// BreakoutControl
module BreakoutControl(clk_50, strt, rst, L, R, tick, color, pix_x, pix_y, ball_x, ball_y, pad_x, bricks, win, lose);
export LEC_CHECK = 0
export ABC_AREA = 1
export CAP_MARGIN = 20
export CORE_ASPECT_RATIO = 1.42
export CORE_MARGIN = 2
export CORE_UTILIZATION = 72
export CTS_CLUSTER_DIAMETER = 366
export CTS_CLUSTER_SIZE = 10
export SLEW_MARGIN = 20
export TNS_END_PERCENT = 5
create_clock -name core_clock -period 2.64 [get_ports {clk_50}]
run.sh (not shown) runs the stock make flow with config.mk's settings and CLKGATE_MAP_FILE=.
The baseline produced a layout that fails on setup timing.
Change:
CAP_MARGIN = 10   (was 20)
CORE_ASPECT_RATIO = default   (was 1.42)
CTS_CLUSTER_DIAMETER = 204   (was 366)
CTS_CLUSTER_SIZE = 41   (was 10)
GPL_ROUTABILITY_DRIVEN = 0   (was default)
MAX_ROUTING_LAYER = met4   (was default)
PLACE_DENSITY_LB_ADDON = 0.01   (was default)
SETUP_SLACK_MARGIN = 0.76   (was default)
TNS_END_PERCENT = default   (was 5)
Result: The new run failed in 5_1_grt, error GRT-0232. Area after synthesis is unchanged. Die size stays flat. Synthesized cell count does not change.
Change:
CAP_MARGIN = 20   (was 10)
CTS_CLUSTER_DIAMETER = 62   (was 204)
CTS_CLUSTER_SIZE = 14   (was 41)
GPL_ROUTABILITY_DRIVEN = default   (was 0)
MAX_ROUTING_LAYER = default   (was met4)
PLACE_DENSITY_LB_ADDON = 0.26   (was 0.01)
SETUP_SLACK_MARGIN = default   (was 0.76)
With this change the flow ran to the end with violations: setup timing. Area after synthesis does not change. Die size is unchanged. Synthesized cell count is unchanged.
Change:
ABC_AREA = default   (was 1)
CORE_UTILIZATION = 54   (was 72)
CTS_CLUSTER_DIAMETER = default   (was 62)
CTS_CLUSTER_SIZE = default   (was 14)
PLACE_DENSITY_LB_ADDON = default   (was 0.26)
clock period = 4.75 ns   (was 2.64 ns; I/O delays follow)
With this change the flow completed without violations.
Worst setup slack improves by 1.7 ns.
Global-route usage drops by 18 points.
Utilization falls by 28 points.
Combinational power shrinks by 61%.
Sequential power decreases by about 40%.

Starting RTL as in the previous note.
Settings: LEC_CHECK=0, CAP_MARGIN=10, CORE_MARGIN=2, CORE_UTILIZATION=55, CTS_CLUSTER_SIZE=41, GPL_ROUTABILITY_DRIVEN=0, MAX_ROUTING_LAYER=met5, PLACE_DENSITY_LB_ADDON=0.04, SETUP_SLACK_MARGIN=0.48, SLEW_MARGIN=20; clock period 2.94 ns.
The baseline ran to the end with violations: setup timing.
Edit:
Settings changed: ABC_AREA set to 1, CAP_MARGIN 10 to 20, CORE_UTILIZATION 55 to 40, CTS_CLUSTER_SIZE 41 to not set, GPL_ROUTABILITY_DRIVEN 0 to not set, MAX_ROUTING_LAYER met5 to not set, PLACE_DENSITY_LB_ADDON 0.04 to not set, SETUP_SLACK_MARGIN 0.48 to not set, TNS_END_PERCENT set to 30.
Clock period 2.94 ns to 4.69 ns, I/O delays scaled along.
Now the flow produced a clean layout.
Sequential cell count does not change.
Hold slack improved by 0.0052 ns.
First-iteration DRC count went down by about 15%.
Register-to-register slack improved by 1.6 ns.
Count of clock-buffer cells in the layout went up by 7.
Edit:
Settings changed: ABC_AREA 1 to not set, CORE_UTILIZATION 40 to 70, CTS_CLUSTER_SIZE set to 25, TNS_END_PERCENT 30 to not set.
Clock period 4.69 ns to 3.81 ns, I/O delays scaled along.
Effect: Non-clock buffer count rises by 85. Setup slack degrades by 1.0 ns. Sequential power rises by 9.1%.
Edit:
Settings changed: ABC_AREA set to 1, CORE_UTILIZATION 70 to 72, CTS_CLUSTER_DIAMETER set to 91, HOLD_SLACK_MARGIN set to 0.28, PLACE_DENSITY_LB_ADDON set to 0.26, SETUP_SLACK_MARGIN set to 0.77.
Clock period 3.81 ns to 2.64 ns, I/O delays scaled along.
Outcome: Now the flow aborted during global routing with DPL-0038; synthesized cell count came out higher by 26%; area after synthesis came out higher by 6.2%; die area came out higher by 3.1%.

Setup of zinc:
Starting RTL as in the previous note.
## BreakoutControl
module BreakoutControl(clk_50, strt, rst, L, R, tick, color, pix_x, pix_y, ball_x, ball_y, pad_x, bricks, win, lose);
==> flow/config.mk <==
export PLATFORM = sky130hd
export DESIGN_NAME = BreakoutControl
export DESIGN_NICKNAME = BreakoutControl
export VERILOG_FILES = /design/flow/design.v
export SDC_FILE = /design/flow/constraint.sdc
export NUM_CORES = 4
export LEC_CHECK = 0
export CAP_MARGIN = 10
export CORE_MARGIN = 2
export CORE_UTILIZATION = 72
export CTS_CLUSTER_SIZE = 41
export GPL_ROUTABILITY_DRIVEN = 1
export MAX_ROUTING_LAYER = met5
export PLACE_DENSITY_LB_ADDON = 0.0
export SLEW_MARGIN = 20
==> flow/constraint.sdc <==
create_clock -name core_clock -period 2.35 [get_ports {clk_50}]
set_input_delay 0.4700 -clock core_clock [delete_from_list [all_inputs] [get_ports {clk_50}]]
set_output_delay 0.4700 -clock core_clock [all_outputs]
set_load 0.01 [all_outputs]
The flow ended early for zinc: it failed with a tool error in 4_1_cts.
### zinc -> raven
- GPL_ROUTABILITY_DRIVEN no longer set, was 1
- CORE_UTILIZATION now 64, was 72
- PLACE_DENSITY_LB_ADDON no longer set, was 0.0
- MAX_ROUTING_LAYER no longer set, was met5
- CAP_MARGIN now 20, was 10
- CTS_CLUSTER_SIZE no longer set, was 41
- the clock period (ns, I/O delays scaled along) now 4.99, was 2.35
Notes after the runs:
Looking at post-placement worst setup slack across raven and zinc, the one that comes out higher is raven. Compared with zinc, raven shows a area enclosed by the die boundary that is 3100 sq um higher. Die span in y, raven and zinc: larger value in raven. Reported for raven and zinc, number of nets in the synthesized netlist turned out identical to the last digit. Higher post-detailed-placement half-perimeter wirelength among raven and zinc: zinc. Taking zinc as the reference point, the row count of raven rises by about 7%. raven completed; timing, DRC and antenna clean.
## Diff of input files: violet against raven
- CTS_CLUSTER_SIZE now 41, previously not set
- TNS_END_PERCENT now 5, previously not set
- SETUP_SLACK_MARGIN now 1.86, previously not set
- CORE_UTILIZATION now 58, was 64
- the clock period (ns, I/O delays scaled along) now 6.76, was 4.99
Results
Changes observed in violet relative to raven: met3 layer usage reported by global route now sits lower, delay of the slowest cell on the worst path went up. Taking raven over violet, the non-clock buffer count ratio works out to 1.20. Re fraction of met1 tracks used by global routing: violet is 4.2 points down on raven. raven -> violet: summed standard-cell area reported by yosys delta 0, exact match. Summary of the comparison: global-route usage is lower in violet, relative to raven. Compared to raven, the router laid down more metal wire for violet.

BreakoutControl again, from the RTL that the note above started with.
make LEC_CHECK=0 CAP_MARGIN=20 CORE_ASPECT_RATIO=0.51 CORE_MARGIN=2 CORE_UTILIZATION=71 CTS_CLUSTER_DIAMETER=388 MAX_ROUTING_LAYER=met4 MIN_ROUTING_LAYER=met2 PLACE_DENSITY_LB_ADDON=0.08 SETUP_SLACK_MARGIN=1.12 SLEW_MARGIN=20 finish   # period 4.01 ns
The first run aborted during 5_1_grt with GRT-0116.
==> next run, changes <==
CORE_ASPECT_RATIO = default   (was 0.51)
CORE_UTILIZATION = 72   (was 71)
CTS_CLUSTER_DIAMETER = 30   (was 388)
CTS_CLUSTER_SIZE = 26   (was default)
MAX_ROUTING_LAYER = default   (was met4)
MIN_ROUTING_LAYER = default   (was met2)
PLACE_DENSITY_LB_ADDON = default   (was 0.08)
SETUP_SLACK_MARGIN = default   (was 1.12)
clock period = 3.4 ns   (was 4.01 ns; I/O delays follow)
Outcome:
- The new run completed and failed the layout checks on setup timing
- die size shrinks by 1.6%
- synthesized cell count stays the same
- area after synthesis does not change

## run 1
Starting RTL as in the previous note.
Settings: LEC_CHECK=0, ABC_AREA=1, CAP_MARGIN=25, CORE_ASPECT_RATIO=0.5, CORE_MARGIN=4, CORE_UTILIZATION=32, CTS_CLUSTER_DIAMETER=50, CTS_CLUSTER_SIZE=45, GPL_ROUTABILITY_DRIVEN=0, GPL_TIMING_DRIVEN=0, SETUP_SLACK_MARGIN=1.56, SLEW_MARGIN=20, TNS_END_PERCENT=40; clock period 7.34 ns.
What run 2 does differently from run 1 at the input level:
Settings: TNS_END_PERCENT: 40 -> unset; CAP_MARGIN: 25 -> 20; CORE_UTILIZATION: 32 -> 68; GPL_ROUTABILITY_DRIVEN: 0 -> unset; CORE_ASPECT_RATIO: 0.5 -> unset; CTS_CLUSTER_DIAMETER: 50 -> unset; CTS_CLUSTER_SIZE: 45 -> unset; GPL_TIMING_DRIVEN: 0 -> unset; ABC_AREA: 1 -> unset; CORE_MARGIN: 4 -> 2; SETUP_SLACK_MARGIN: 1.56 -> unset; the clock period (ns, I/O delays scaled along): 7.34 -> 6.76.
## What came out
Run 2 went all the way through synthesis, placement and routing and the layout is clean on timing, DRC and antenna. In the flow results for run 2 and run 1, the floorplan die height is larger on run 1. Max freq run 1 -> run 2: degraded. Delta (run 2 minus run 1): minimum hold slack shows an increase of 36 ps; overall power shows an increase of 4.3%.
Input changes introduced in run 3 (baseline for comparison: run 2):
Settings: setting ABC_AREA to 0 for the first time; changing CAP_MARGIN from 20 to 30; setting TNS_END_PERCENT to 5 for the first time; changing SLEW_MARGIN from 20 to 15; changing CORE_UTILIZATION from 68 to 40; changing the clock period (ns, I/O delays scaled along) from 6.76 to 10.0.
[summary]
Final non-filler cell area of run 3 exceeds that of run 2 by a few percent.
Relative to run 2, maximum frequency has decreased by about 3.3% in run 3.
Compared with run 2, run 3 shows tally of clock buffers in the finished layout that has gone up by a little under 10%.
Floorplan check, run 3 vs run 2: die outline larger in run 3
--- input diff run 3..run 4 ---
Settings: an added SETUP_SLACK_MARGIN of -0.65; an added CTS_CLUSTER_SIZE of 41; a change of CORE_UTILIZATION from 40 to 59; a deleted TNS_END_PERCENT that had been 5; a change of CAP_MARGIN from 30 to 20; a change of SLEW_MARGIN from 15 to 20; a deleted ABC_AREA that had been 0; a change of the clock period (ns, I/O delays scaled along) from 10.0 to 6.76.
### Flow results
Higher final area was reported by run 3, not run 4.
Setup slack: run 4 < run 3
Against run 3, area of the core in run 4 fell by more than a quarter.
Run 3 has a higher area of placed instances than run 4.
> inputs changed (run 4 -> run 5)
Settings: ABC_AREA: unset -> 1; CORE_UTILIZATION: 59 -> 40; CAP_MARGIN: 20 -> 30; CTS_CLUSTER_SIZE: 41 -> unset; TNS_END_PERCENT: unset -> 5; SLEW_MARGIN: 20 -> 25; SETUP_SLACK_MARGIN: -0.65 -> unset.
Compared with run 4, in run 5 part of the total power dissipated in combinational logic went down; met2 wire length picked up an extra 15%; setup slack increased 810 ps. The cell with the biggest individual delay on the critical path comes out sky130_fd_sc_hd__dfstp_2 in one run and sky130_fd_sc_hd__nor4_1 in the other, namely in run 5 and run 4 respectively.
The following lists how run 6 was set up differently from run 5:
Settings: CAP_MARGIN now 20, was 30; SLEW_MARGIN now 15, was 25; TNS_END_PERCENT no longer set, was 5; the clock period (ns, I/O delays scaled along) now 10.0, was 6.76.
### Flow results
Run 6 went all the way through the flow, and no timing, DRC or antenna check failed. Run 5 has completed all stages; timing, DRC and antenna checks passed. On utilization: between run 6 and run 5, it ends up lower for run 6. Run 6 ended up with a lower clock-buffer cell count than run 5 did. The final net count on run 5 is in line with that on run 6. Summary of run 6 over run 5: area of all placed cells without fillers dropped 110 um2, global-route usage over all layers rose by 0.18 points.
No activity file was given, so power comes from the tool's default toggle rates.
